<file path="config.mk">
export PLATFORM = sky130hd
export DESIGN_NAME = Runner2048
export DESIGN_NICKNAME = Runner2048
export VERILOG_FILES = /design/flow/design.v
export SDC_FILE = /design/flow/constraint.sdc
export NUM_CORES = 4
export LEC_CHECK = 0
export CAP_MARGIN = 20
export CORE_MARGIN = 2
export CORE_UTILIZATION = 70
export MAX_ROUTING_LAYER = met4
export PLACE_DENSITY_LB_ADDON = 0.03
export SETUP_SLACK_MARGIN = -0.26
export SLEW_MARGIN = 20
</file>
<file path="design.v">
module clock_converter(board_clk, rst, clk, ce);
input board_clk, rst;
output reg clk;
output ce;
reg a;
always@(posedge board_clk or posedge rst)
	begin
		if (rst)
			begin
				a <= 1'b0;
				clk <= 1'b0;
			end
		else
			begin
				a <= ~a;
				clk <= a;
			end
	end
assign ce = a;
endmodule
module VGA_Controller(board_clk, rst, ce, xCount, yCount, ScreenArea, hsync, vsync, blank_n);
input board_clk, rst, ce;
output reg [9:0]xCount, yCount; 
output reg ScreenArea;  
output hsync, vsync, blank_n;
reg p_hSync, p_vSync; 
localparam [9:0] porchHF = 10'd640;  
localparam [9:0] syncH = 10'd655; 
localparam [9:0] porchHB = 10'd747;  
localparam [9:0] maxH = 10'd793;  
localparam [9:0] porchVF = 10'd480;  
localparam [9:0] syncV = 10'd490;  
localparam [9:0] porchVB = 10'd492;  
localparam [9:0] maxV = 10'd525;  
always@(posedge board_clk or posedge rst)
	begin
		if (rst)
			xCount <= 10'd0;
		else if (ce)
			begin
				if(xCount == maxH)
					xCount <= 10'd0;
				else
					xCount <= xCount + 10'd1;
			end
	end
always@(posedge board_clk or posedge rst)
	begin
		if (rst)
			yCount <= 10'd0;
		else if (ce)
			begin
				if(xCount == maxH)
					begin
						if(yCount == maxV)
							yCount <= 10'd0;
						else
							yCount <= yCount + 10'd1;
					end
			end
	end
always@(posedge board_clk or posedge rst)  
	begin
		if (rst)
			ScreenArea <= 1'b0;
		else if (ce)
			ScreenArea <= ((xCount < porchHF) && (yCount < porchVF)); 
	end
always@(posedge board_clk or posedge rst)  
	begin
		if (rst)
			begin
				p_hSync <= 1'b0;
				p_vSync <= 1'b0;
			end
		else if (ce)
			begin
				p_hSync <= ((xCount >= syncH) && (xCount < porchHB)); 
				p_vSync <= ((yCount >= syncV) && (yCount < porchVB)); 
			end
	end
assign vsync = ~p_vSync; 
assign hsync = ~p_hSync;
assign blank_n = ScreenArea;
endmodule
module blocks(board_clk, rst, ce, xCount, yCount, block);
input board_clk, rst, ce;
input [9:0]xCount;
input [9:0]yCount;
output reg [15:0]block;
localparam [9:0] COL0 = 10'd50, COL1 = 10'd175, COL2 = 10'd300, COL3 = 10'd425;
localparam [9:0] ROW0 = 10'd50, ROW1 = 10'd150, ROW2 = 10'd250, ROW3 = 10'd350;
always@(posedge board_clk or posedge rst) 
	begin
		if (rst)
			block <= 16'd0;
		else if (ce)
			begin
				block[0] <= (xCount > COL0 && xCount < (COL0 + 10'd125)) && (yCount > ROW0 && yCount < (ROW0 + 10'd100));
				block[1] <= (xCount > COL1 && xCount < (COL1 + 10'd125)) && (yCount > ROW0 && yCount < (ROW0 + 10'd100));
				block[2] <= (xCount > COL2 && xCount < (COL2 + 10'd125)) && (yCount > ROW0 && yCount < (ROW0 + 10'd100));
				block[3] <= (xCount > COL3 && xCount < (COL3 + 10'd125)) && (yCount > ROW0 && yCount < (ROW0 + 10'd100));
				block[4] <= (xCount > COL0 && xCount < (COL0 + 10'd125)) && (yCount > ROW1 && yCount < (ROW1 + 10'd100));
				block[5] <= (xCount > COL1 && xCount < (COL1 + 10'd125)) && (yCount > ROW1 && yCount < (ROW1 + 10'd100));
				block[6] <= (xCount > COL2 && xCount < (COL2 + 10'd125)) && (yCount > ROW1 && yCount < (ROW1 + 10'd100));
				block[7] <= (xCount > COL3 && xCount < (COL3 + 10'd125)) && (yCount > ROW1 && yCount < (ROW1 + 10'd100));
				block[8] <= (xCount > COL0 && xCount < (COL0 + 10'd125)) && (yCount > ROW2 && yCount < (ROW2 + 10'd100));
				block[9] <= (xCount > COL1 && xCount < (COL1 + 10'd125)) && (yCount > ROW2 && yCount < (ROW2 + 10'd100));
				block[10] <= (xCount > COL2 && xCount < (COL2 + 10'd125)) && (yCount > ROW2 && yCount < (ROW2 + 10'd100));
				block[11] <= (xCount > COL3 && xCount < (COL3 + 10'd125)) && (yCount > ROW2 && yCount < (ROW2 + 10'd100));
				block[12] <= (xCount > COL0 && xCount < (COL0 + 10'd125)) && (yCount > ROW3 && yCount < (ROW3 + 10'd100));
				block[13] <= (xCount > COL1 && xCount < (COL1 + 10'd125)) && (yCount > ROW3 && yCount < (ROW3 + 10'd100));
				block[14] <= (xCount > COL2 && xCount < (COL2 + 10'd125)) && (yCount > ROW3 && yCount < (ROW3 + 10'd100));
				block[15] <= (xCount > COL3 && xCount < (COL3 + 10'd125)) && (yCount > ROW3 && yCount < (ROW3 + 10'd100));
			end
	end
endmodule
module Runner2048 (board_clk, VGA_R, VGA_G, VGA_B, hsync, vsync, clk, blank_n, rst, inputnums);
input board_clk, rst; 
input [3:0] inputnums; 
output hsync, vsync, clk, blank_n;
wire ce;  
clock_converter clocks(board_clk, rst, clk, ce);  
wire [9:0] xCount; 
wire [9:0] yCount;
wire ScreenArea;
VGA_Controller VGA(board_clk, rst, ce, xCount, yCount, ScreenArea, hsync, vsync, blank_n);
output reg [7:0]VGA_R, VGA_G, VGA_B;
reg R;
reg G;
reg B;
reg Rn, Gn, Bn;  
wire game_over;
wire win;
wire game_over_text = 1'b0;  
wire win_text = 1'b0;  
reg [11:0] row0[3:0];
reg [11:0] row1[3:0];
reg [11:0] row2[3:0];
reg [11:0] row3[3:0];
assign game_over = ((row0[0] !== row0[1]) && (row0[0] !== row1[0]) && (row0[1] !== row1[1]) && (row0[1] !== row0[2]) &&(row0[2] !== row1[2]) &&
	(row0[2] !== row0[3]) && (row0[3] !== row1[3]) && (row1[0] !== row1[1]) && (row1[0] !== row2[0]) && (row1[1] !== row2[1]) && 
	(row1[1] !== row1[2]) && (row1[2] !== row1[3]) && (row1[2] !== row2[2]) && (row1[3] !== row2[3]) && (row2[0] !== row2[1]) && 
	(row2[0] !== row3[0]) && (row2[1] !== row2[2]) && (row2[1] !== row3[1]) && (row2[2] !== row3[2]) && (row2[2] !== row2[3]) && 
	(row2[3] !== row3[3]) && (row3[0] !== row3[1]) && (row3[1] !== row3[2]) && (row3[2] !== row3[3])&&(row0[0] !== 0)&&
	(row0[1] !== 0)&&(row0[2] !== 0)&&(row0[3] !== 0)&&(row1[0] !== 0)&&(row1[1] !== 0)
	&&(row1[2] !== 0)&&(row1[3] !== 0)&&(row2[0] !== 0)&&(row2[1] !== 0)&&(row2[2] !== 0)
	&&(row2[3] !== 0)&&(row3[0] !== 0)&&(row3[1] !== 0)&&(row3[2] !== 0)&&(row3[3] !== 0));
assign win = ((row0[0] == 256) || (row0[1] == 256) || (row0[2] == 256) || (row0[3] == 256) || (row1[0] == 256) || (row1[1] == 256) || (row1[2] == 256) || (row1[3] == 256) || 
(row2[0] == 256) || (row2[1] == 256) || (row2[2] == 256) || (row2[3] == 256) || (row3[0] == 256) || (row3[1] == 256) || (row3[2] == 256) || (row3[3] == 256));
wire [15:0] squares1;
blocks bloc(board_clk, rst, ce, xCount,yCount,squares1);
reg [15:0]squares;
integer i;
integer a;
always @(posedge board_clk or posedge rst)
	begin
		if (rst)
			squares <= 16'd0;
		else if (ce)
			squares <= squares1;
	end
always @(*)
	begin
		if (game_over == 1'b0)
			begin
				if (win == 1'b0)
					begin
						Rn = 1'b0;
						Gn = 1'b0;
						Bn = 1'b0;
						for (i = 0; i < 4; i = i + 1) begin
							if(row0[i] == 0) begin
								Rn = Rn || squares[i];
								Gn = Gn || squares[i];
								Bn = Bn || squares[i];
							end
							else if(row0[i] == 2) begin
								Rn = Rn || squares[i];
							end
							else if(row0[i] == 4) begin
								Bn = Bn || squares[i];
							end
							else if(row0[i] == 8) begin
								Gn = Gn || squares[i];
							end
							else if(row0[i] == 16) begin
								Rn = Rn || squares[i];
								Bn = Bn || squares[i];
							end
							else if(row0[i] == 32) begin
								Rn = Rn || squares[i];
								Gn = Gn || squares[i];
							end
							else if(row0[i] == 64) begin
								Bn = Bn || squares[i];
								Gn = Gn || squares[i];
							end
							else if(row0[i] == 128) begin
								Bn = Bn;
								Gn = Gn;
								Rn = Rn;
							end
						end   
						i = 0;
						for (i = 0; i < 4; i = i + 1) begin
							if(row1[i] == 0) begin
								Rn = Rn || squares[i + 4];
								Gn = Gn || squares[i + 4];
								Bn = Bn || squares[i + 4];
							end
							else if(row1[i] == 2) begin
								Rn = Rn || squares[i + 4];
							end
							else if(row1[i] == 4) begin
								Bn = Bn || squares[i + 4];
							end
							else if(row1[i] == 8) begin
								Gn = Gn || squares[i + 4];
							end
							else if(row1[i] == 16) begin
								Rn = Rn || squares[i + 4];
								Bn = Bn || squares[i + 4];
							end
							else if(row1[i] == 32) begin
								Rn = Rn || squares[i + 4];
								Gn = Gn || squares[i + 4];
							end
							else if(row1[i] == 64) begin
								Bn = Bn || squares[i + 4];
								Gn = Gn || squares[i + 4];
							end
							else if(row1[i] == 128) begin
								Bn = Bn;
								Gn = Gn;
								Rn = Rn;
							end
						end   
						for (i = 0; i < 4; i = i + 1) begin
							if(row2[i] == 0) begin
								Rn = Rn || squares[i + 8];
								Gn = Gn || squares[i + 8];
								Bn = Bn || squares[i + 8];
							end
							else if(row2[i] == 2) begin
								Rn = Rn || squares[i + 8];
							end
							else if(row2[i] == 4) begin
								Bn = Bn || squares[i + 8];
							end
							else if(row2[i] == 8) begin
								Gn = Gn || squares[i + 8];
							end
							else if(row2[i] == 16) begin
								Rn = Rn || squares[i + 8];
								Bn = Bn || squares[i + 8];
							end
							else if(row2[i] == 32) begin
								Rn = Rn || squares[i + 8];
								Gn = Gn || squares[i + 8];
							end
							else if(row2[i] == 64) begin
								Bn = Bn || squares[i + 8];
								Gn = Gn || squares[i + 8];
							end
							else if(row2[i] == 128) begin
								Bn = Bn;
								Gn = Gn;
								Rn = Rn;
							end
						end   
						for (i = 0; i < 4; i = i + 1) begin
							if(row3[i] == 0) begin
								Rn = Rn || squares[i + 12];
								Gn = Gn || squares[i + 12];
								Bn = Bn || squares[i + 12];
							end
							else if(row3[i] == 2) begin
								Rn = Rn || squares[i + 12];
							end
							else if(row3[i] == 4) begin
								Bn = Bn || squares[i + 12];
							end
							else if(row3[i] == 8) begin
								Gn = Gn || squares[i + 12];
							end
							else if(row3[i] == 16) begin
								Rn = Rn || squares[i + 12];
								Bn = Bn || squares[i + 12];
							end
							else if(row3[i] == 32) begin
								Rn = Rn || squares[i + 12];
								Gn = Gn || squares[i + 12];
							end
							else if(row3[i] == 64) begin
								Bn = Bn || squares[i + 12];
								Gn = Gn || squares[i + 12];
							end
							else if(row3[i] == 128) begin
								Bn = Bn;
								Gn = Gn;
								Rn = Rn;
							end
						end   
					end
				else
					begin
						Rn = 1'b0;
						Gn = ScreenArea & !win_text;
						Bn = 1'b0;
					end
			end
		else
			begin
				Rn = ScreenArea & !game_over_text;
				Gn = 1'b0;
				Bn = 1'b0;
			end
	end
always @(posedge board_clk or posedge rst)
	begin
		if (rst)
			begin
				R <= 1'b0;
				G <= 1'b0;
				B <= 1'b0;
			end
		else if (ce)
			begin
				R <= Rn;
				G <= Gn;
				B <= Bn;
			end
	end
reg [2:0] state;
reg [3:0] NS;
reg [3:0] inputnumbers;
reg ran;  
reg terminate;  
reg terminate_q;  
parameter START = 3'b000,
          MOVEUP = 3'b001,
          MOVEDOWN = 3'b010,
          MOVELEFT = 3'b011,
          MOVERIGHT = 3'b100,
			 REVERSETRANSLATE = 3'b101,
			 CHECK = 3'b111; 
reg [11:0] vert0[3:0];
reg [11:0] vert1[3:0];
reg [11:0] vert2[3:0];
reg [11:0] vert3[3:0];
always @ (posedge board_clk, posedge rst) 
	begin 
	if(rst)  begin 
	row0[0] <= 12'd0; 
	row0[1] <= 12'd0; 
	row0[2] <= 12'd0; 
	row0[3] <= 12'd0; 
	row1[0] <= 12'd0; 
	row1[1] <= 12'd0; 
	row1[2] <= 12'd0; 
	row1[3] <= 12'd0; 
	row2[0] <= 12'd0; 
	row2[1] <= 12'd0; 
	row2[2] <= 12'd0; 
	row2[3] <= 12'd0; 
	row3[0] <= 12'd0; 
	row3[1] <= 12'd0; 
	row3[2] <= 12'd0; 
	row3[3] <= 12'd0; 
	ran = 0;
	terminate = 0;
	terminate_q <= 1'b0;
	NS <= START;
 vert0[0] <= 12'd0;  
			  vert0[1] <= 12'd0; 
			  vert0[2] <= 12'd0; 
			  vert0[3] <= 12'd0; 
			  vert1[0] <= 12'd0; 
			  vert1[1] <= 12'd0; 
			  vert1[2] <= 12'd0; 
			  vert1[3] <= 12'd0; 
			  vert2[0] <= 12'd0; 
			  vert2[1] <= 12'd0; 
			  vert2[2] <= 12'd0; 
			  vert2[3] <= 12'd0; 
			  vert3[0] <= 12'd0; 
			  vert3[1] <= 12'd0; 
			  vert3[2] <= 12'd0; 
			  vert3[3] <= 12'd0; 
	end 
	else begin 
	ran = 0;
	terminate = terminate_q;
	case (state) 
		START: begin 
			case(inputnums)
				4'b0111: begin 
					NS <= MOVEUP;
					end 
				4'b1011: begin 
					NS <= MOVEDOWN;
					end 
				4'b1101: begin 
					NS <= MOVELEFT;
					end 
				4'b1110: begin 
				   NS <= MOVERIGHT;
					end 
				default: begin 
				    vert0[0] <= row0[0]; 
			  vert0[1] <= row1[0];
			  vert0[2] <= row2[0];
			  vert0[3] <= row3[0];
			  vert1[0] <= row0[1];
			  vert1[1] <= row1[1];
			  vert1[2] <= row2[1];
			  vert1[3] <= row3[1];
			  vert2[0] <= row0[2];
			  vert2[1] <= row1[2];
			  vert2[2] <= row2[2];
			  vert2[3] <= row3[2];
			  vert3[0] <= row0[3];
			  vert3[1] <= row1[3];
			  vert3[2] <= row2[3];
			  vert3[3] <= row3[3];
					ran = 0;
					NS <= START; 
					terminate = 0;
					end 
				endcase
		   end 
		REVERSETRANSLATE: begin 
			row0[0] <= vert0[0];
			row0[1] <= vert1[0]; 
			row0[2] <= vert2[0]; 
			row0[3] <= vert3[0]; 
			row1[0] <= vert0[1];
			row1[1] <= vert1[1]; 
			row1[2] <= vert2[1]; 
			row1[3] <= vert3[1]; 
			row2[0] <= vert0[2]; 
			row2[1] <= vert1[2]; 
			row2[2] <= vert2[2]; 
			row2[3] <= vert3[2]; 
			row3[0] <= vert0[3]; 
			row3[1] <= vert1[3]; 
			row3[2] <= vert2[3]; 
			row3[3] <= vert3[3]; 
			 terminate = 0;
			NS <= CHECK; 
		end 
		MOVEUP: begin 
						for (a = 0; a < 3; a = a + 1) begin
						  if (((vert0[a] == 12'd0) || (vert0[a] == vert0[a + 1]))&&!(vert0[a] + vert0[a+1] == 12'd0)&&!(terminate)) begin
							 vert0[a] <= vert0[a] + vert0[a + 1];
							 vert0[a + 1] <= 12'd0;
							 ran = 1;
							 terminate  = 1;
						  end
						  end 
						for (a = 0; a < 3; a = a + 1) begin
						  if (((vert1[a] == 12'd0) || (vert1[a] == vert1[a + 1]))&&!(vert1[a] + vert1[a+1] == 12'd0)&&!(terminate) ) begin
							 vert1[a] <= vert1[a] + vert1[a + 1];
							 vert1[a + 1] <= 12'd0;
							 ran = 1;
							 terminate = 1;
						  end
						 end 
						 for (a = 0; a < 3; a = a + 1) begin
						  if (((vert2[a] == 12'd0) || (vert2[a] == vert2[a + 1]))&&!(vert2[a] + vert2[a+1] == 12'd0)&&!(terminate) ) begin
							 vert2[a] <= vert2[a] + vert2[a + 1];
							 vert2[a + 1] <= 12'd0;
							 ran = 1;
							 terminate = 1;
						  end
						 end 
						 for (a = 0; a < 3; a = a + 1) begin
						  if (((vert3[a] == 12'd0) || (vert3[a] == vert3[a + 1]))&&!(vert3[a] + vert3[a+1] == 12'd0)&&!(terminate)) begin
							 vert3[a] <= vert3[a] + vert3[a + 1];
							 vert3[a + 1] <= 12'd0;
							 ran = 1;
							 terminate = 1;
						  end
						 end 
						if(ran == 1) begin 
						 NS <= MOVEUP; 
						 ran = 0;
						 terminate = 0;
						 end 
						 else begin 
						  terminate = 0;
						 NS <= REVERSETRANSLATE;
						end 
		end 
		MOVEDOWN: begin 
		   for (a = 3; a > 0; a = a - 1) begin
			 if (((vert0[a] == 12'd0) || (vert0[a] == vert0[a - 1])) && !(vert0[a] + vert0[a - 1] == 12'd0) && !(terminate)) begin
				vert0[a] <= vert0[a] + vert0[a - 1];
				vert0[a - 1] <= 12'd0;
				ran = 1;
				terminate = 1;
			 end
		  end
		  for (a = 3; a > 0; a = a - 1) begin
			 if (((vert1[a] == 12'd0) || (vert1[a] == vert1[a - 1])) && !(vert1[a] + vert1[a - 1] == 12'd0) && !(terminate)) begin
				vert1[a] <= vert1[a] + vert1[a - 1];
				vert1[a - 1] <= 12'd0;
				ran = 1;
				terminate = 1;
			 end
		  end
		  for (a = 3; a > 0; a = a - 1) begin
			 if (((vert2[a] == 12'd0) || (vert2[a] == vert2[a - 1])) && !(vert2[a] + vert2[a - 1] == 12'd0) && !(terminate)) begin
				vert2[a] <= vert2[a] + vert2[a - 1];
				vert2[a - 1] <= 12'd0;
				ran = 1;
				terminate = 1;
			 end
		  end
		  for (a = 3; a > 0; a = a - 1) begin
			 if (((vert3[a] == 12'd0) || (vert3[a] == vert3[a - 1])) && !(vert3[a] + vert3[a - 1] == 12'd0) && !(terminate)) begin
				vert3[a] <= vert3[a] + vert3[a - 1];
				vert3[a - 1] <= 12'd0;
				ran = 1;
				terminate = 1;
			 end
		  end
		  if(ran == 1) begin 
			 NS <= MOVEDOWN;
			 ran = 0;
			 terminate = 0;
		  end else begin
			 NS <= REVERSETRANSLATE;
			 terminate = 0;
		  end
		end
		MOVELEFT: begin
						for (a = 0; a < 3; a = a + 1) begin
						  if (((row0[a] == 12'd0) || (row0[a] == row0[a + 1]))&&!(row0[a] + row0[a+1] == 12'd0)&&!(terminate)) begin
							 row0[a] <= row0[a] + row0[a + 1];
							 row0[a + 1] <= 12'd0;
							 ran = 1;
							 terminate  = 1;
						  end
						  end 
						for (a = 0; a < 3; a = a + 1) begin
						  if (((row1[a] == 12'd0) || (row1[a] == row1[a + 1]))&&!(row1[a] + row1[a+1] == 12'd0)&&!(terminate) ) begin
							 row1[a] <= row1[a] + row1[a + 1];
							 row1[a + 1] <= 12'd0;
							 ran = 1;
							 terminate = 1;
						  end
						 end 
						 for (a = 0; a < 3; a = a + 1) begin
						  if (((row2[a] == 12'd0) || (row2[a] == row2[a + 1]))&&!(row2[a] + row2[a+1] == 12'd0)&&!(terminate) ) begin
							 row2[a] <= row2[a] + row2[a + 1];
							 row2[a + 1] <= 12'd0;
							 ran = 1;
							 terminate = 1;
						  end
						 end 
						 for (a = 0; a < 3; a = a + 1) begin
						  if (((row3[a] == 12'd0) || (row3[a] == row3[a + 1]))&&!(row3[a] + row3[a+1] == 12'd0)&&!(terminate)) begin
							 row3[a] <= row3[a] + row3[a + 1];
							 row3[a + 1] <= 12'd0;
							 ran = 1;
							 terminate = 1;
						  end
						 end 
						if(ran == 1) begin 
						 NS <= MOVELEFT; 
						 ran = 0;
						 terminate = 0;
						 end 
						 else begin 
						  terminate = 0;
						 NS <= CHECK;
						end 
		end
		MOVERIGHT: begin
		  for (a = 3; a > 0; a = a - 1) begin
			 if (((row0[a] == 12'd0) || (row0[a] == row0[a - 1])) && !(row0[a] + row0[a - 1] == 12'd0) && !(terminate)) begin
				row0[a] <= row0[a] + row0[a - 1];
				row0[a - 1] <= 12'd0;
				ran = 1;
				terminate = 1;
			 end
		  end
		  for (a = 3; a > 0; a = a - 1) begin
			 if (((row1[a] == 12'd0) || (row1[a] == row1[a - 1])) && !(row1[a] + row1[a - 1] == 12'd0) && !(terminate)) begin
				row1[a] <= row1[a] + row1[a - 1];
				row1[a - 1] <= 12'd0;
				ran = 1;
				terminate = 1;
			 end
		  end
		  for (a = 3; a > 0; a = a - 1) begin
			 if (((row2[a] == 12'd0) || (row2[a] == row2[a - 1])) && !(row2[a] + row2[a - 1] == 12'd0) && !(terminate)) begin
				row2[a] <= row2[a] + row2[a - 1];
				row2[a - 1] <= 12'd0;
				ran = 1;
				terminate = 1;
			 end
		  end
		  for (a = 3; a > 0; a = a - 1) begin
			 if (((row3[a] == 12'd0) || (row3[a] == row3[a - 1])) && !(row3[a] + row3[a - 1] == 12'd0) && !(terminate)) begin
				row3[a] <= row3[a] + row3[a - 1];
				row3[a - 1] <= 12'd0;
				ran = 1;
				terminate = 1;
			 end
		  end
		  if(ran == 1) begin 
			 NS <= MOVERIGHT;
			 ran = 0;
			 terminate = 0;
		  end else begin
			 NS <= CHECK;
			 terminate = 0;
		  end
		end
		CHECK: begin
		if( inputnums == 4'b1111) begin 
			if(row0[0] == 0 || row0[1] == 0 || row0[2] == 0 || row0[3] == 0) begin
				for (a = 0; a < 4; a = a + 1) begin
						  if ((row0[a] == 0) && !(terminate)) begin
							row0[a] <= 12'd2;;
							terminate = 1;
						  end
				 end 
				 NS <= START; 
			end 
			else if(row1[0] == 0 || row1[1] == 0 || row1[2] == 0 || row1[3] == 0) begin
				for (a = 0; a < 4; a = a + 1) begin
						  if ((row1[a] == 0) && !(terminate)) begin
							row1[a] <= 12'd2;;
							terminate = 1;
						  end
				 end 
				 NS <= START; 
			end 
			else if(row2[0] == 0 || row2[1] == 0 || row2[2] == 0 || row2[3] == 0) begin
				for (a = 0; a < 4; a = a + 1) begin
						  if ((row2[a] == 0) && !(terminate)) begin
							row2[a] <= 12'd2;;
							terminate = 1;
						  end
				 end 
				 NS <= START; 
			end 
			else if(row3[0] == 0 || row3[1] == 0 || row3[2] == 0 || row3[3] == 0) begin
				for (a = 0; a < 4; a = a + 1) begin
						  if ((row3[a] == 0) && !(terminate)) begin
							row3[a] <= 12'd2;
							terminate = 1;
						  end
				 end
				NS <= START; 
			end 
			else begin 
			NS <= START;
		end 
		end 
		else 
		begin 
		NS<= CHECK;
		end
		end
	endcase 
	terminate_q <= terminate;
	end 
	end 
always @ (posedge board_clk, posedge rst) 
	begin 
	if(rst)  begin 
	state <= START;
	end 
	else begin 
	state <= NS; 
	end 
	end 
always @ (posedge board_clk or posedge rst)
	begin
		if (rst)
			begin
				VGA_R <= 8'd0;
				VGA_G <= 8'd0;
				VGA_B <= 8'd0;
			end
		else if (ce)
			begin
				VGA_R <= {8{R}};
				VGA_G <= {8{G}};
				VGA_B <= {8{B}};
			end
	end 
endmodule
</file>
<file path="constraint.sdc">
create_clock -name core_clock -period 4.64 [get_ports {board_clk}]
set_input_delay 0.9280 -clock core_clock [delete_from_list [all_inputs] [get_ports {board_clk}]]
set_output_delay 0.9280 -clock core_clock [all_outputs]
set_load 0.01 [all_outputs]
</file>
<file path="run.sh">
#!/bin/bash
# the make line also repeats each setting of config.mk as NAME=value (left out here)
make -C /OpenROAD-flow-scripts/flow DESIGN_CONFIG=/design/flow/config.mk WORK_HOME=/design/flow/orfs CLKGATE_MAP_FILE= finish
</file>
==> run_results.csv, run 1 <==
group,metric,value,unit
run_status,failed_checks,"negative setup slack",
clock_network,path_clk_slew,0.06,ns
critical_path,startpoint_type,"flip-flop",
power,cellLeakagePower,23.7,nW
synthesis,synth_area,43800,um2
final_timing,clock.fmax,0.206,GHz
drt,wl,190000,um
final_layout,nNetsFinal,5742,
synthesis,ys.flop_type,"dfrtp_1",
critical_path,rr_startpoint,"row2[1][0]$_DFFE_PP0P_",
drt,vias,49279,
critical_path,cpMaxStageDelayCell,"dfrtp_1",
final_timing,worstMarginPinSlew,1.16,ns
flow_run,maxCapViolCount,0,
final_timing,finalCritPeriodShare,105,%
clock_network,cts_max_level,2,
drt,wl_met3,31200,um
final_timing,max-slew-margin-rel,20.7,%
synthesis,simple_gate_area_share,18.7,%
synthesis,synthAoiAreaFrac,24.2,%
min_path,hold_end,"state[1]$_DFF_PP0_",
critical_path,crit_cells,16,
grt,grt_max_degree,93,
power,p_int,17.0,mW
clock_network,cts_tree,"done",
synthesis,ys_cells,5127,
synthesis,synthesis.nets,5428,
critical_path,reg2regPathDepth,16,
final_timing,whs,0.375,ns
synthesis,synth.logic.top_family,"AND-OR/OR-AND gates",
synthesis,largest_area_cell,"dfrtp_1",
synthesis,ys_top_cells_by_area,"dfrtp_1, mux2_2, ha_1",
critical_path,path_common_cell,"buf_4",
power,power.group.top,"combinational logic",
synthesis,synthAdderAreaFrac,9.21,%
final_layout,synthToLayoutAreaGrowth,15.2,%
synthesis,mux_share,9.63,%
power,vdd_drop_max,0.604,mV
final_timing,setup_viol,181,
drt,drt_iter0_drc,9320,
grt,track_usage,59.4,%
final_timing,fin_setup_tns,-15.65,ns
drt,drtAntennaViolNets,0,
drt,firstDrtPassIters,13,
critical_path,cp_slowest_stage_delay,0.50,ns
final_timing,period_needed,4.87,ns
final_layout,n_fill_cell,4077,
drt,wirelength_met1,64000,um
critical_path,cp_data_arrival_time,5.41,ns
power,total_power,36.8,mW
clock_network,cts.sinks,454,
synthesis,synth_top_area_share,25.9,%
min_path,holdCritPathClass,"reg2reg",
power,clkPwrFrac,12.9,%
critical_path,critical-path-top-delay-family,"simple AND/OR/NAND/NOR gates",
final_timing,drv_slew,0,
critical_path,crit_start,"row2[1][0]$_DFFE_PP0P_",
power,clk-power,4.75,mW
min_path,min_path_cells,0,
power,power_density,731,nW/um2
critical_path,r2r_setup_slack,-0.23,ns
synthesis,netlist_top_cells_count,"dfrtp_1, nand2_1, o21ai_0",
critical_path,crit_path_end,"row3[0][3]$_DFFE_PP0P_",
synthesis,ys_types,103,
drt,highest_layer,"met4",
placement,io_buffers,33,
grt,grt_pass1_wl,281000,um
clock_network,clock_path_buffers,3,
min_path,hp-start,"NS[1]$_DFFE_PP0P_",
run_status,status,"complete, but fails checks",
synthesis,async_flop_share,100,%
power,p_comb,26.2,mW
synthesis,synth-xor-area-share,7.60,%
drt,wl_per_cell,29.9,um
synthesis,ys_warn_count,12,
flow_run,tool_warnings,32,
clock_network,clkLatencyLatePin,0.68,ns
power,p_comb_share,71.1,%
synthesis,yosys_area,43800,um2
clock_network,cts_hold_buf,0,
critical_path,worstPathCellList,"ha_1, fa_1, a21oi_1, o21a_1, o311ai_0, nor4bb_1, nand4_1, o32ai_1, nand2b_1, nor4_4, buf_6, a31oi_1, nor3_2, buf_4, buf_4, mux2_2",
floorplanning,dieArea,64600,um2
synthesis,synth-edff-count,0,
critical_path,cp-end-kind,"flip-flop",
critical_path,timing.rr.end,"row3[0][3]$_DFFE_PP0P_",
final_timing,fin_skew,0.0466,ns
clock_network,cts-buffers-inserted,54,
synthesis,synth_seq_share,25.9,%
drt,dr_wl_met2,74300,um
synthesis,syn_avg_cell_area,8.54,um2
floorplanning,fp_util,70.8,%
grt,grt-ovfl-total,0,
placement,routabilityCongestion,1.23,
synthesis,top_cell,"dfrtp_1",
floorplanning,io_pins,34,
final_timing,hold_viol_final,0,
placement,dp_hpwl,142000,um
floorplanning,fp.coreArea,61800,um2
power,swShare,53.9,%
critical_path,cp_data_required_time,5.19,ns
critical_path,worst-setup-path-type,"reg2reg",
final_timing,final.setup.worst_slack,-0.225,ns
floorplanning,fp.dieW,254,um
synthesis,netlist_instances,5127,
floorplanning,die_h,254,um
drt,vias_per_cell,7.77,
floorplanning,std_cell_rows,91,
critical_path,path_max_fanout,8,
critical_path,crit_buf_inv,3,
grt,antenna_found_initial,16,
synthesis,ys_seq_elements,454,
power,p_sw,19.8,mW
drt,drc,0,
clock_network,cts-root-buf,"clkbuf_16",
power,p_seq_share,16.0,%
power,p_seq,5.88,mW
placement,pre_cts_ws,-0.318,ns
grt,grt_pass1_vias,45945,
==> metrics by stage <==
stage	utilization (%)	cell area, um2	instances
finish	81.6	50400	6344
global route	81.6	50400	6340
CTS	81.1	50100	6318
detailed placement	78.0	48200	6217
global placement	77.9	48200	6217
floorplan	-	43800	5127
==> final cells by class <==
type / instances / area [um2] / area share, %
multi-input combinational: 4156 / 30700 / 60.8
clock buffer: 70 / 1520 / 3.02
sequential: 454 / 11400 / 22.5
antenna: 21 / 52.6 / 0.104
tap: 837 / 1050 / 2.08
timing repair buffer: 577 / 4640 / 9.19
clock inverter: 31 / 408 / 0.809
inverter: 198 / 747 / 1.48
==> repair_timing <==
action | CTS | global route
resized | 1 | 38
endpoints found under the setup margin | 22 | 167
gates cloned | 0 | 2
setup buffers | 0 | 3
pin swaps | 0 | 4
==> routing by layer <==
layer | vias to the layer above | global-route usage (%)
met4 | 0 | 44.7
met3 | 1623 | 26.2
met2 | 4701 | 80.6
met5 | - | -
li1 | 20209 | -
met1 | 22746 | 68.6
==> run 2, diff against run 1 <==
Settings changed: CORE_UTILIZATION 70 to 66, MAX_ROUTING_LAYER met4 to unset, PLACE_DENSITY_LB_ADDON 0.03 to unset, SETUP_SLACK_MARGIN -0.26 to unset.
Clock period 4.64 ns to 4.88 ns, I/O delays scaled along.
==> run_results.csv, run 2 <==
group,metric,value,unit
run_status,status,"complete, but fails checks",
run_status,failed_checks,"negative setup slack",
final_layout,synthToLayoutAreaGrowth,12.6,%
floorplanning,fp.dieW,262,um
final_timing,max-slew-margin-rel,10.3,%
synthesis,synthAoiAreaFrac,24.2,%
synthesis,netlist_instances,5127,
final_timing,fin_setup_tns,-0.133,ns
critical_path,cp-end-kind,"flip-flop",
final_layout,design_area,49300,um2
min_path,hp-start,"NS[2]$_DFFE_PP0P_",
final_timing,worstMarginPinSlew,1.33,ns
power,total_power,33.8,mW
synthesis,synthesis.nets,5428,
synthesis,netlist_top_cells_count,"dfrtp_1, nand2_1, o21ai_0",
clock_network,clock_path_buffers,3,
synthesis,ys_types,103,
min_path,holdCritPathClass,"reg2reg",
final_timing,hold_viol_final,0,
final_timing,clock.fmax,0.204,GHz
min_path,min_path_cells,0,
floorplanning,die_h,262,um
floorplanning,fp.coreArea,65700,um2
floorplanning,io_pins,34,
synthesis,async_flop_share,100,%
synthesis,ys_cells,5127,
power,p_seq,5.57,mW
synthesis,synth_seq_share,25.9,%
grt,grt_pass1_wl,273000,um
drt,wl_per_cell,30.0,um
synthesis,synth_area,43800,um2
final_timing,final.setup.worst_slack,-0.0196,ns
placement,pre_cts_ws,-0.0509,ns
synthesis,synth_top_area_share,25.9,%
critical_path,rr_startpoint,"vert2[2][0]$_DFFE_PP0P_",
power,p_comb,24.1,mW
drt,vias_per_cell,7.58,
placement,dp_hpwl,141000,um
critical_path,crit_buf_inv,4,
critical_path,cp_data_required_time,5.40,ns
placement,place_inst,6113,
flow_run,maxCapViolCount,0,
grt,grt-ovfl-total,0,
synthesis,synth-xor-area-share,7.60,%
critical_path,startpoint_type,"flip-flop",
final_timing,drv_slew,0,
power,swShare,54.3,%
power,cellLeakagePower,22.9,nW
critical_path,worstPathCellList,"ha_1, fa_1, xor2_1, or4_1, nor4b_4, a41oi_1, buf_4, a211oi_2, buf_4, nor3b_1, buf_4, a21oi_1, a211oi_2, buf_12, mux2_2",
flow_run,tool_warnings,40,
placement,routabilityCongestion,1.15,
drt,drt_iter0_drc,6818,
final_timing,finalCritPeriodShare,100,%
min_path,hold_end,"state[2]$_DFF_PP0_",
drt,firstDrtPassIters,9,
floorplanning,std_cell_rows,94,
synthesis,synthAdderAreaFrac,9.21,%
final_timing,period_needed,4.90,ns
drt,wl,187000,um
power,vdd_drop_max,0.832,mV
clock_network,path_clk_slew,0.07,ns
floorplanning,fp_util,66.6,%
synthesis,ys_top_cells_by_area,"dfrtp_1, mux2_2, ha_1",
placement,place_area,47100,um2
grt,track_usage,53.1,%
drt,drtAntennaViolNets,0,
power,clk-power,4.18,mW
synthesis,ys_seq_elements,454,
synthesis,ys_warn_count,12,
power,clkPwrFrac,12.4,%
final_timing,setup_viol,12,
grt,grt_pass1_vias,43758,
synthesis,ys.flop_type,"dfrtp_1",
drt,vias,47221,
critical_path,cpMaxStageDelayCell,"or4_1",
synthesis,yosys_area,43800,um2
critical_path,cp_data_arrival_time,5.42,ns
synthesis,largest_area_cell,"dfrtp_1",
power,p_sw,18.4,mW
synthesis,simple_gate_area_share,18.7,%
critical_path,timing.rr.end,"vert3[3][4]$_DFFE_PP0P_",
synthesis,syn_avg_cell_area,8.54,um2
clock_network,cts-buffers-inserted,54,
critical_path,path_max_fanout,12,
clock_network,cts_max_level,2,
final_layout,final_cells,6228,
critical_path,worst-setup-path-type,"reg2reg",
synthesis,mux_share,9.63,%
critical_path,path_common_cell,"buf_4",
critical_path,cp_slowest_stage_delay,0.58,ns
power,power.group.top,"combinational logic",
critical_path,reg2regPathDepth,15,
power,power_density,687,nW/um2
final_timing,fin_skew,0.0283,ns
critical_path,r2r_setup_slack,-0.02,ns
clock_network,cts.sinks,454,
power,p_comb_share,71.2,%
placement,io_buffers,33,
floorplanning,dieArea,68400,um2
synthesis,synth-edff-count,0,
grt,antenna_found_initial,13,
clock_network,cts_tree,"done",
synthesis,synth.logic.top_family,"AND-OR/OR-AND gates",
power,p_int,15.5,mW
critical_path,crit_path_end,"vert3[3][4]$_DFFE_PP0P_",
power,p_seq_share,16.4,%
synthesis,top_cell,"dfrtp_1",
critical_path,critical-path-top-delay-family,"simple AND/OR/NAND/NOR gates",
final_layout,nNetsFinal,5612,
drt,drc,0,
critical_path,crit_start,"vert2[2][0]$_DFFE_PP0P_",
clock_network,clkLatencyLatePin,0.66,ns
clock_network,cts-root-buf,"clkbuf_16",
grt,grt_max_degree,113,
critical_path,crit_cells,15,
[run 2: final cells by class]
cell class	instances	area [um2]
Multi-Input combinational cell	4156	30700
Fill cell	5001	16500
Sequential cell	454	11400
Timing Repair Buffer	447	3550
Clock buffer	68	1470
Tap cell	864	1080
Inverter	198	747
Clock inverter	30	307
Antenna cell	11	27.5
[run 2: per-stage QoR]
stage | hold WS (ns) | utilization, %
finish | 0.378 | 75.0
global route | 0.388 | 74.9
CTS | 0.377 | 74.4
detailed placement | 0.362 | 71.7
global placement | 0.356 | 71.7
floorplan | 0.354 | -
[run 2: timing repair]
item                       CTS  global route
hold buffers                 0             0
gates cloned                 0             1
pin swaps                    0             9
resized                      7            58
setup endpoints to repair   35           183
buffers inserted             0             5
[run 2: routing by layer]
layer  vias up  routed length, um  GRT usage (%)
li1      19955                  -              -
met1     22156              64700           63.9
met2      3912              74800           76.1
met3      1190              28800           22.0
met4         8              18400           39.1
met5         -                 51              0
==> run 3, diff against run 2 <==
Settings changed: ABC_AREA set to 1, CELL_PAD_IN_SITES_DETAIL_PLACEMENT set to 1, CELL_PAD_IN_SITES_GLOBAL_PLACEMENT set to 1, CORE_MARGIN 2 to 6, CORE_UTILIZATION 66 to 39, CTS_CLUSTER_DIAMETER set to 152, GPL_TIMING_DRIVEN set to 1, MAX_ROUTING_LAYER set to met4, MIN_ROUTING_LAYER set to met2, PLACE_DENSITY_LB_ADDON set to 0.21, SETUP_SLACK_MARGIN set to 2.53, TNS_END_PERCENT set to 35.
Clock period 4.88 ns to 20.0 ns, I/O delays scaled along.
==> run_results.csv, run 3 <==
group,metric,value,unit
synthesis,top_cell,"nand2_1",
clock_network,cts_max_level,2,
floorplanning,io_pins,34,
synthesis,async_flop_share,100,%
clock_network,clock_path_buffers,3,
clock_network,cts_hold_buf,0,
placement,place_area,47200,um2
clock_network,cts.sinks,454,
synthesis,ys_cells,6964,
floorplanning,fp_util,39.5,%
placement,dp_hpwl,206000,um
clock_network,cts-buffers-inserted,57,
synthesis,synth-edff-count,0,
synthesis,yosys_area,45400,um2
run_status,status,"did not finish",
floorplanning,fp.dieW,353,um
run_status,first-error,"[ERROR GRT-0116] Global routing finished with congestion. Check the congestion regions in the DRC Viewer.",
synthesis,synth_seq_share,25.0,%
synthesis,netlist_top_cells_count,"nand2_1, inv_1, nor2_1",
placement,io_buffers,33,
synthesis,ys_warn_count,12,
synthesis,synth_top_area_share,25.0,%
synthesis,ys.flop_type,"dfrtp_1",
synthesis,ys_seq_elements,454,
placement,pre_cts_ws,12.18,ns
clock_network,cts_setup_buffers,0,
synthesis,synthAdderAreaFrac,8.53,%
floorplanning,dieArea,125000,um2
synthesis,largest_area_cell,"dfrtp_1",
synthesis,synthesis.nets,7265,
synthesis,netlist_instances,6964,
synthesis,synth_area,45400,um2
synthesis,syn_avg_cell_area,6.51,um2
floorplanning,die_h,353,um
grt,track_usage,71.9,%
synthesis,ys_top_cells_by_area,"dfrtp_1, nand2_1, ha_1",
synthesis,synth-xor-area-share,5.66,%
synthesis,simple_gate_area_share,34.0,%
synthesis,mux_share,0.546,%
clock_network,cts_resized,0,
run_status,haltStage,"5_1_grt",
grt,grt-ovfl-total,104,
synthesis,synthAoiAreaFrac,16.3,%
clock_network,cts-root-buf,"clkbuf_16",
floorplanning,std_cell_rows,124,
synthesis,ys_types,77,
synthesis,synth.logic.top_family,"simple AND/OR/NAND/NOR gates",
floorplanning,fp.coreArea,115000,um2
placement,routabilityCongestion,1.29,
==> run 3: layer usage <==
metal,GRT usage [%],GRT overflow
met5,-,-
met2,76.2,2
met1,-,-
met4,47.0,2
met3,82.5,100
==> run 3: per-stage QoR <==
stage               power, mW  hold slack (ns)  std cells
floorplan                6.24            0.354       6964
global placement         9.13            0.359       8341
detailed placement       9.32            0.363       8343
CTS                      10.5            0.385       8444
==> run 4, diff against run 3 <==
Settings changed: ABC_AREA 1 to unset, CAP_MARGIN 20 to 5, CELL_PAD_IN_SITES_DETAIL_PLACEMENT 1 to unset, CELL_PAD_IN_SITES_GLOBAL_PLACEMENT 1 to 2, CORE_MARGIN 6 to 2, CORE_UTILIZATION 39 to 40, CTS_CLUSTER_DIAMETER 152 to 106, GPL_TIMING_DRIVEN 1 to unset, MIN_ROUTING_LAYER met2 to unset, PLACE_DENSITY_LB_ADDON 0.21 to unset, SETUP_SLACK_MARGIN 2.53 to 2.13, SLEW_MARGIN 20 to 40, TNS_END_PERCENT 35 to 40.
==> run_results.csv, run 4 <==
group,metric,value,unit
run_status,status,"no timing/DRC/antenna violations",
flow_run,tool_warnings,33,
power,p_sw,4.46,mW
drt,vias,43021,
final_timing,max-slew-margin-rel,32.6,%
synthesis,simple_gate_area_share,18.7,%
floorplanning,die_h,335,um
critical_path,path_max_fanout,12,
synthesis,ys.flop_type,"dfrtp_1",
drt,drc,0,
critical_path,crit_start,"inputnums[1]",
critical_path,cpMaxStageDelayCell,"a211oi_4",
synthesis,synth-edff-count,0,
clock_network,cts_max_level,2,
drt,firstDrtPassIters,7,
critical_path,rr_startpoint,"row1[2][0]$_DFFE_PP0P_",
final_layout,nNetsFinal,5286,
final_layout,design_area,47600,um2
clock_network,cts-buffers-inserted,58,
final_timing,rsz0062_at_grt,"false",
final_layout,synthToLayoutAreaGrowth,8.82,%
final_layout,final_cells,6450,
synthesis,netlist_top_cells_count,"dfrtp_1, nand2_1, o21ai_0",
final_timing,fin_setup_tns,0,ns
drt,drt_iter0_drc,4105,
power,clk-power,1.13,mW
power,swShare,56.3,%
clock_network,cts_resized,0,
min_path,min_path_cells,0,
placement,place_area,45600,um2
synthesis,ys_warn_count,12,
final_timing,period_needed,6.89,ns
drt,drtAntennaViolNets,0,
clock_network,clock_path_buffers,3,
synthesis,synth_top_area_share,25.9,%
drt,wl_per_cell,31.6,um
grt,antenna_found_initial,3,
placement,io_buffers,33,
min_path,hold_end,"state[1]$_DFF_PP0_",
min_path,holdCritPathClass,"reg2reg",
final_timing,worstMarginPinSlew,0.997,ns
synthesis,synthAdderAreaFrac,9.21,%
grt,track_usage,36.5,%
synthesis,yosys_area,43800,um2
synthesis,synth_seq_share,25.9,%
power,p_int,3.47,mW
synthesis,async_flop_share,100,%
critical_path,cp_data_arrival_time,7.47,ns
final_timing,whs,0.373,ns
placement,dp_hpwl,157000,um
critical_path,crit_buf_inv,1,
power,clkPwrFrac,14.3,%
power,p_seq_share,19.8,%
power,p_comb,5.23,mW
drt,vias_per_cell,6.67,
clock_network,cts_tree,"done",
critical_path,startpoint_type,"primary input",
power,power_density,166,nW/um2
final_timing,clock.fmax,0.145,GHz
grt,grt_pass1_vias,40283,
power,p_seq,1.57,mW
final_timing,drv_slew,0,
synthesis,ys_cells,5127,
synthesis,top_cell,"dfrtp_1",
critical_path,timing.rr.end,"row3[3][8]$_DFFE_PP0P_",
synthesis,synthAoiAreaFrac,24.2,%
grt,grt_max_degree,95,
clock_network,path_clk_slew,0.06,ns
clock_network,cts.sinks,454,
final_timing,hold_viol_final,0,
grt,grt-ovfl-total,0,
power,vdd_drop_max,0.126,mV
synthesis,largest_area_cell,"dfrtp_1",
floorplanning,std_cell_rows,121,
floorplanning,fp_util,40.3,%
critical_path,reg2regPathDepth,14,
synthesis,mux_share,9.63,%
synthesis,synth.logic.top_family,"AND-OR/OR-AND gates",
synthesis,synthesis.nets,5428,
synthesis,syn_avg_cell_area,8.54,um2
clock_network,cts_hold_buf,0,
clock_network,clkLatencyLatePin,0.70,ns
critical_path,cp_data_required_time,20.58,ns
critical_path,worst-setup-path-type,"in2reg",
critical_path,worstPathCellList,"clkdlybuf4s50_1, xnor2_1, a21oi_1, a21oi_1, or3_1, and3_2, o21ai_0, a211oi_4, mux2_2",
critical_path,r2r_setup_slack,13.65,ns
synthesis,ys_types,103,
critical_path,path_common_cell,"a21oi_1",
floorplanning,fp.dieW,335,um
synthesis,synth-xor-area-share,7.60,%
synthesis,ys_top_cells_by_area,"dfrtp_1, mux2_2, ha_1",
power,p_comb_share,65.9,%
critical_path,crit_cells,9,
power,power.group.top,"combinational logic",
power,cellLeakagePower,21.4,nW
placement,place_inst,6337,
floorplanning,io_pins,34,
clock_network,cts-root-buf,"clkbuf_16",
synthesis,synth_area,43800,um2
critical_path,critical-path-top-delay-family,"AND-OR/OR-AND gates",
min_path,hp-start,"NS[1]$_DFFE_PP0P_",
floorplanning,fp.coreArea,109000,um2
synthesis,ys_seq_elements,454,
grt,grt_pass1_wl,294000,um
placement,routabilityCongestion,1.02,
synthesis,netlist_instances,5127,
flow_run,maxCapViolCount,0,
final_timing,setup_viol,0,
final_timing,fin_skew,0.0265,ns
critical_path,crit_path_end,"vert3[2][4]$_DFFE_PP0P_",
final_timing,finalCritPeriodShare,34.4,%
critical_path,cp-end-kind,"flip-flop",
drt,wl,204000,um
floorplanning,dieArea,112000,um2
clock_network,cts_setup_buffers,0,
critical_path,cp_slowest_stage_delay,0.67,ns
run 4: per-layer routing:
layer	GRT usage [%]	share of wire (%)	up-vias	wire length (um)
met5	-	0	-	0
met4	16.1	5.0	0	10300
met3	4.13	6.3	386	12800
met2	55.7	45	1698	91000
met1	48.6	44	21624	90000
li1	-	-	19313	-
run 4: final cells by class:
type / count / area, um2
multi-input cells: 4156 / 30700
repair buffers: 117 / 1030
inverters: 198 / 751
clock inverters: 32 / 384
well taps: 1414 / 1770
clock buffers: 75 / 1630
diodes: 4 / 10.0
flip-flops and latches: 454 / 11400
fillers: 10981 / 61100
run 4: stage by stage:
| stage | total power, mW | setup WS, ns | utilization [%] |
|---|---|---|---|
| final | 7.92 | 13.11 | 43.8 |
| after global routing | 8.28 | 13.07 | 43.8 |
| after CTS | 7.79 | 13.24 | 43.8 |
| after detailed placement | 6.63 | 12.54 | 41.9 |
| after global placement | 6.58 | 11.97 | 41.7 |
| after floorplan | 4.59 | 3.34 | - |
==> run 5, diff against run 4 <==
Settings changed: CAP_MARGIN 5 to 20, CELL_PAD_IN_SITES_DETAIL_PLACEMENT set to 0, CELL_PAD_IN_SITES_GLOBAL_PLACEMENT 2 to unset, CORE_UTILIZATION 40 to 70, CTS_CLUSTER_DIAMETER 106 to 236, CTS_CLUSTER_SIZE set to 41, GPL_TIMING_DRIVEN set to 1, HOLD_SLACK_MARGIN set to -0.09, SETUP_SLACK_MARGIN 2.13 to unset, SLEW_MARGIN 40 to 20, TNS_END_PERCENT 40 to unset.
Clock period 20.0 ns to 4.1 ns, I/O delays scaled along.
==> run_results.csv, run 5 <==
group,metric,value,unit
run_status,haltStage,"5_1_grt",
synthesis,syn_avg_cell_area,8.54,um2
synthesis,synthAdderAreaFrac,9.21,%
synthesis,ys_cells,5127,
synthesis,synth-xor-area-share,7.60,%
synthesis,synth_top_area_share,25.9,%
synthesis,synthesis.nets,5428,
synthesis,simple_gate_area_share,18.7,%
clock_network,cts-buffers-inserted,15,
run_status,status,"did not finish",
placement,routabilityCongestion,1.25,
floorplanning,std_cell_rows,91,
clock_network,clock_path_buffers,3,
placement,pre_cts_ws,-0.507,ns
synthesis,synth-edff-count,0,
grt,grt-ovfl-total,5,
floorplanning,fp.dieW,254,um
synthesis,ys.flop_type,"dfrtp_1",
synthesis,ys_top_cells_by_area,"dfrtp_1, mux2_2, ha_1",
synthesis,synth_seq_share,25.9,%
clock_network,cts_hold_buf,0,
grt,track_usage,70.0,%
floorplanning,fp_util,70.8,%
clock_network,cts_max_level,1,
placement,dp_hpwl,152000,um
synthesis,synth.logic.top_family,"AND-OR/OR-AND gates",
synthesis,largest_area_cell,"dfrtp_1",
synthesis,ys_types,103,
placement,io_buffers,33,
synthesis,mux_share,9.63,%
clock_network,cts.sinks,454,
run_status,first-error,"[ERROR GRT-0116] Global routing finished with congestion. Check the congestion regions in the DRC Viewer.",
clock_network,cts-root-buf,"clkbuf_16",
synthesis,netlist_instances,5127,
synthesis,yosys_area,43800,um2
floorplanning,fp.coreArea,61800,um2
floorplanning,die_h,254,um
synthesis,synth_area,43800,um2
synthesis,ys_seq_elements,454,
synthesis,top_cell,"dfrtp_1",
synthesis,async_flop_share,100,%
synthesis,netlist_top_cells_count,"dfrtp_1, nand2_1, o21ai_0",
floorplanning,dieArea,64600,um2
floorplanning,io_pins,34,
synthesis,ys_warn_count,12,
synthesis,synthAoiAreaFrac,24.2,%
## run 5: what timing repair did
action,4_1_cts
pin swaps,105
gates resized,339
cloned,18
hold endpoints to repair,0
setup buffers,62
endpoints found under the setup margin,351
## run 5: per-layer routing
metal  GRT usage, %  overflow
met5              -         -
met4           61.1         1
met3           48.0         1
met2           87.6         3
met1           72.8         0
## run 5: per-stage QoR
step           utilization (%)  total power, mW  hold WS [ns]  std cells  area [um2]
2_1_floorplan                -             23.3         0.354       5127       44300
3_3_place_gp              86.1             36.8         0.357       6817       53200
3_5_place_dp              86.1             37.6         0.368       6817       53200
4_1_cts                   90.0             43.2         0.403       6910       55600
==> run 6, diff against run 5 <==
Settings changed: ABC_AREA set to 1, CELL_PAD_IN_SITES_DETAIL_PLACEMENT 0 to unset, CORE_UTILIZATION 70 to 72, CTS_CLUSTER_DIAMETER 236 to 359, CTS_CLUSTER_SIZE 41 to unset, GPL_TIMING_DRIVEN 1 to unset, HOLD_SLACK_MARGIN -0.09 to unset, MAX_ROUTING_LAYER met4 to unset.
Clock period 4.1 ns to 15.9 ns, I/O delays scaled along.
==> run_results.csv, run 6 <==
group,metric,value,unit
synthesis,netlist_instances,6964,
synthesis,synth.logic.top_family,"simple AND/OR/NAND/NOR gates",
final_timing,fin_setup_tns,0,ns
drt,drtAntennaViolNets,0,
placement,routabilityCongestion,1.13,
critical_path,cp_data_required_time,16.42,ns
critical_path,path_max_fanout,15,
critical_path,reg2regPathDepth,20,
drt,drc,0,
synthesis,synth_area,45400,um2
power,swShare,61.5,%
power,p_seq_share,20.6,%
power,clkPwrFrac,11.0,%
clock_network,cts_resized,0,
drt,vias,54301,
grt,track_usage,58.4,%
power,p_int,4.89,mW
power,p_comb_share,68.4,%
final_timing,setup_viol,0,
critical_path,rr_startpoint,"vert0[1][0]$_DFFE_PP0P_",
floorplanning,dieArea,65000,um2
power,cellLeakagePower,23.9,nW
synthesis,synthesis.nets,7265,
critical_path,crit_path_end,"vert2[0][7]$_DFFE_PP0P_",
clock_network,cts_hold_buf,0,
final_timing,worstMarginPinSlew,1.27,ns
final_timing,fin_skew,0.0557,ns
floorplanning,fp.coreArea,62700,um2
floorplanning,fp_util,72.3,%
power,power_density,264,nW/um2
critical_path,cp_slowest_stage_delay,0.82,ns
clock_network,cts-buffers-inserted,52,
synthesis,simple_gate_area_share,34.0,%
critical_path,cp-end-kind,"flip-flop",
synthesis,yosys_area,45400,um2
clock_network,clkLatencyLatePin,0.67,ns
synthesis,synth_top_area_share,25.0,%
synthesis,mux_share,0.546,%
synthesis,ys.flop_type,"dfrtp_1",
critical_path,startpoint_type,"primary input",
synthesis,netlist_top_cells_count,"nand2_1, inv_1, nor2_1",
critical_path,worstPathCellList,"clkdlybuf4s50_1, nand2_1, nor3_1, nor2_1, nand3_1, nand3_1, nand2_1, clkinv_1, buf_4, nand3_1, clkinv_1, nand2_1, o21ai_0",
clock_network,clock_path_buffers,3,
synthesis,largest_area_cell,"dfrtp_1",
floorplanning,io_pins,34,
synthesis,ys_types,77,
floorplanning,fp.dieW,255,um
drt,wl_per_cell,24.7,um
drt,vias_per_cell,7.01,
drt,drt_iter0_drc,9487,
drt,wl,192000,um
final_timing,period_needed,6.21,ns
synthesis,ys_seq_elements,454,
final_layout,nNetsFinal,7144,
clock_network,cts-root-buf,"clkbuf_16",
final_timing,max-slew-margin-rel,14.2,%
synthesis,ys_cells,6964,
power,p_sw,7.81,mW
grt,antenna_found_initial,28,
synthesis,ys_top_cells_by_area,"dfrtp_1, nand2_1, ha_1",
synthesis,async_flop_share,100,%
clock_network,cts_tree,"done",
clock_network,cts_max_level,2,
synthesis,top_cell,"nand2_1",
grt,grt_pass1_wl,288000,um
clock_network,cts.sinks,454,
critical_path,crit_start,"inputnums[2]",
min_path,hold_end,"state[2]$_DFF_PP0_",
synthesis,synth_seq_share,25.0,%
final_timing,clock.fmax,0.161,GHz
synthesis,synth-edff-count,0,
flow_run,tool_warnings,44,
placement,dp_hpwl,141000,um
floorplanning,std_cell_rows,92,
synthesis,syn_avg_cell_area,6.51,um2
critical_path,worst-setup-path-type,"in2reg",
final_layout,n_fill_cell,4888,
power,p_comb,8.68,mW
critical_path,r2r_setup_slack,10.63,ns
final_layout,design_area,48000,um2
power,power.group.top,"combinational logic",
placement,place_area,46000,um2
min_path,hp-start,"NS[2]$_DFFE_PP0P_",
synthesis,synth-xor-area-share,5.66,%
power,p_seq,2.62,mW
final_timing,drv_slew,0,
critical_path,cp_data_arrival_time,6.73,ns
grt,grt_max_degree,170,
floorplanning,die_h,255,um
final_timing,finalCritPeriodShare,39.0,%
synthesis,synthAoiAreaFrac,16.3,%
min_path,holdCritPathClass,"reg2reg",
grt,grt_pass1_vias,49428,
synthesis,ys_warn_count,12,
final_timing,hold_viol_final,0,
power,vdd_drop_max,0.217,mV
critical_path,timing.rr.end,"vert2[1][7]$_DFFE_PP0P_",
final_layout,final_util,76.5,%
min_path,min_path_cells,0,
critical_path,cpMaxStageDelayCell,"nand2_1",
final_timing,rsz0062_at_grt,"false",
critical_path,crit_buf_inv,4,
run_status,status,"no timing/DRC/antenna violations",
critical_path,crit_cells,13,
drt,firstDrtPassIters,14,
clock_network,cts_setup_buffers,0,
synthesis,synthAdderAreaFrac,8.53,%
power,clk-power,1.39,mW
placement,io_buffers,33,
final_layout,synthToLayoutAreaGrowth,5.86,%
grt,grt-ovfl-total,0,
clock_network,path_clk_slew,0.06,ns
flow_run,maxCapViolCount,0,
critical_path,critical-path-top-delay-family,"simple AND/OR/NAND/NOR gates",
-- run 6: layout make-up --
class	instances	area [um2]	share of cell area (%)
inverter	913	3430	7.15
timing repair buffer	68	613	1.28
antenna	20	50.0	0.104
clock buffer	68	1510	3.15
multi-input combinational	5354	29600	61.6
clock inverter	28	427	0.889
tap	846	1060	2.20
sequential	454	11400	23.7
-- run 6: metal layers --
layer	routed length [um]	vias to the layer above	part of all wire, %	track usage (%)
li1	-	23428	-	-
met2	74200	5060	39	81.2
met3	33000	1769	17	30.1
met1	62500	24016	33	66.4
met4	21300	28	11	47.7
met5	521	-	0.27	1.65
-- run 6: per-stage QoR --
stage	instances	power (mW)	hold slack (ns)	setup WS [ns]
2_1_floorplan	6964	7.85	0.354	0.0646
3_3_place_gp	7632	10.2	0.356	9.55
3_5_place_dp	7632	10.4	0.362	9.44
4_1_cts	7728	11.9	0.376	10.06
5_1_grt	7732	13.2	0.387	9.49
6_report	7751	12.7	0.376	9.69
==> run 7, diff against run 6 <==
Settings changed: ABC_AREA 1 to unset, CELL_PAD_IN_SITES_GLOBAL_PLACEMENT set to 2, CORE_UTILIZATION 72 to 40, CTS_CLUSTER_DIAMETER 359 to 188, TNS_END_PERCENT set to 40.
Clock period 15.9 ns to 20.0 ns, I/O delays scaled along.
==> run_results.csv, run 7 <==
group,metric,value,unit
synthesis,synth.logic.top_family,"AND-OR/OR-AND gates",
critical_path,startpoint_type,"primary input",
critical_path,reg2regPathDepth,13,
synthesis,synth-xor-area-share,7.60,%
clock_network,path_clk_slew,0.06,ns
clock_network,cts_resized,0,
synthesis,synth_seq_share,25.9,%
critical_path,cp_slowest_stage_delay,0.95,ns
grt,grt_max_degree,95,
placement,place_area,45300,um2
critical_path,r2r_setup_slack,13.51,ns
critical_path,worstPathCellList,"clkdlybuf4s50_1, xnor2_1, a21oi_1, a21oi_1, or3_1, and3_1, o21ai_0, a211oi_2, mux2_2",
floorplanning,fp.coreArea,109000,um2
final_timing,drv_slew,0,
synthesis,ys_types,103,
placement,dp_hpwl,157000,um
critical_path,path_common_cell,"a21oi_1",
synthesis,synthAdderAreaFrac,9.21,%
final_layout,final_cells,6445,
drt,wl,203000,um
synthesis,synthesis.nets,5428,
synthesis,synth_area,43800,um2
floorplanning,fp_util,40.3,%
synthesis,ys.flop_type,"dfrtp_1",
synthesis,synth_top_area_share,25.9,%
synthesis,top_cell,"dfrtp_1",
grt,grt-ovfl-total,0,
power,power_density,165,nW/um2
power,swShare,56.1,%
power,p_sw,4.40,mW
synthesis,ys_warn_count,12,
floorplanning,fp.dieW,335,um
final_timing,hold_viol_final,0,
final_timing,fin_skew,0.0466,ns
power,p_comb_share,65.6,%
floorplanning,io_pins,34,
clock_network,cts_tree,"done",
drt,wl_met3,12600,um
placement,routabilityCongestion,0.993,
final_layout,design_area,47400,um2
synthesis,ys_top_cells_by_area,"dfrtp_1, mux2_2, ha_1",
min_path,hold_end,"state[2]$_DFF_PP0_",
power,p_seq,1.55,mW
power,vdd_drop_max,0.108,mV
critical_path,rr_startpoint,"vert0[1][0]$_DFFE_PP0P_",
placement,place_inst,6338,
synthesis,ys_seq_elements,454,
critical_path,crit_cells,9,
synthesis,synth-edff-count,0,
placement,io_buffers,33,
synthesis,largest_area_cell,"dfrtp_1",
floorplanning,std_cell_rows,121,
clock_network,clock_path_buffers,3,
final_timing,period_needed,7.55,ns
grt,grt_pass1_wl,294000,um
min_path,min_path_cells,0,
power,p_seq_share,19.7,%
min_path,holdCritPathClass,"reg2reg",
final_layout,n_fill_cell,11036,
power,cellLeakagePower,21.3,nW
critical_path,crit_buf_inv,1,
clock_network,cts-buffers-inserted,58,
final_timing,max-slew-margin-rel,14.1,%
flow_run,maxCapViolCount,0,
drt,drt_iter0_drc,4068,
grt,track_usage,35.4,%
drt,drtAntennaViolNets,0,
critical_path,cp_data_required_time,20.56,ns
final_timing,fin_setup_tns,0,ns
synthesis,yosys_area,43800,um2
final_timing,rsz0062_at_grt,"false",
critical_path,cp-end-kind,"flip-flop",
final_timing,setup_viol,0,
critical_path,cp_data_arrival_time,8.11,ns
synthesis,ys_cells,5127,
drt,vias_per_cell,6.64,
min_path,hp-start,"NS[2]$_DFFE_PP0P_",
critical_path,timing.rr.end,"vert3[2][8]$_DFFE_PP0P_",
synthesis,netlist_instances,5127,
critical_path,path_max_fanout,12,
grt,antenna_found_initial,4,
drt,vias,42776,
power,clkPwrFrac,14.7,%
clock_network,cts-root-buf,"clkbuf_16",
drt,highest_layer,"met5",
synthesis,synthAoiAreaFrac,24.2,%
critical_path,critical-path-top-delay-family,"AND-OR/OR-AND gates",
drt,drc,0,
run_status,status,"no timing/DRC/antenna violations",
drt,dr_wl_met2,90900,um
clock_network,cts_setup_buffers,0,
critical_path,cpMaxStageDelayCell,"a211oi_2",
synthesis,simple_gate_area_share,18.7,%
floorplanning,die_h,335,um
synthesis,netlist_top_cells_count,"dfrtp_1, nand2_1, o21ai_0",
drt,wirelength_met1,89900,um
power,power.group.top,"combinational logic",
final_layout,synthToLayoutAreaGrowth,8.29,%
power,p_comb,5.14,mW
power,total_power,7.83,mW
critical_path,crit_path_end,"vert3[2][8]$_DFFE_PP0P_",
synthesis,async_flop_share,100,%
flow_run,tool_warnings,33,
final_timing,finalCritPeriodShare,37.7,%
grt,grt_pass1_vias,40519,
synthesis,syn_avg_cell_area,8.54,um2
drt,firstDrtPassIters,9,
final_timing,clock.fmax,0.133,GHz
floorplanning,dieArea,112000,um2
clock_network,cts_hold_buf,0,
critical_path,crit_start,"inputnums[1]",
clock_network,clkLatencyLatePin,0.72,ns
clock_network,cts.sinks,454,
synthesis,mux_share,9.63,%
power,clk-power,1.15,mW
clock_network,cts_max_level,2,
final_timing,worstMarginPinSlew,1.28,ns
final_layout,nNetsFinal,5286,
drt,wl_per_cell,31.5,um
power,p_int,3.44,mW
critical_path,worst-setup-path-type,"in2reg",
run 7: per-stage QoR:
| stage | setup WS, ns | hold slack, ns | util, % |
|---|---|---|---|
| 2_1_floorplan | 3.34 | 0.354 | - |
| 3_3_place_gp | 11.98 | 0.361 | 41.7 |
| 3_5_place_dp | 11.95 | 0.364 | 41.7 |
| 4_1_cts | 12.65 | 0.378 | 43.6 |
| 5_1_grt | 12.45 | 0.396 | 43.6 |
| 6_report | 12.45 | 0.380 | 43.6 |
run 7: routing by layer:
metal | up-vias | track usage, %
li1 | 19321 | -
met4 | 4 | 14.7
met1 | 21328 | 48.8
met5 | - | 0
met3 | 379 | 4.29
met2 | 1744 | 56.1
run 7: layout make-up:
class | instances | area (um2) | share of cell area (%)
flip-flops and latches | 454 | 11400 | 24.0
well taps | 1414 | 1770 | 3.73
multi-input cells | 4156 | 30500 | 64.4
clock buffers | 75 | 1610 | 3.39
clock inverters | 29 | 430 | 0.908
repair buffers | 117 | 965 | 2.03
diodes | 2 | 5.00 | 0.0106
inverters | 198 | 751 | 1.58
No activity file was given, so power comes from the tool's default toggle rates.
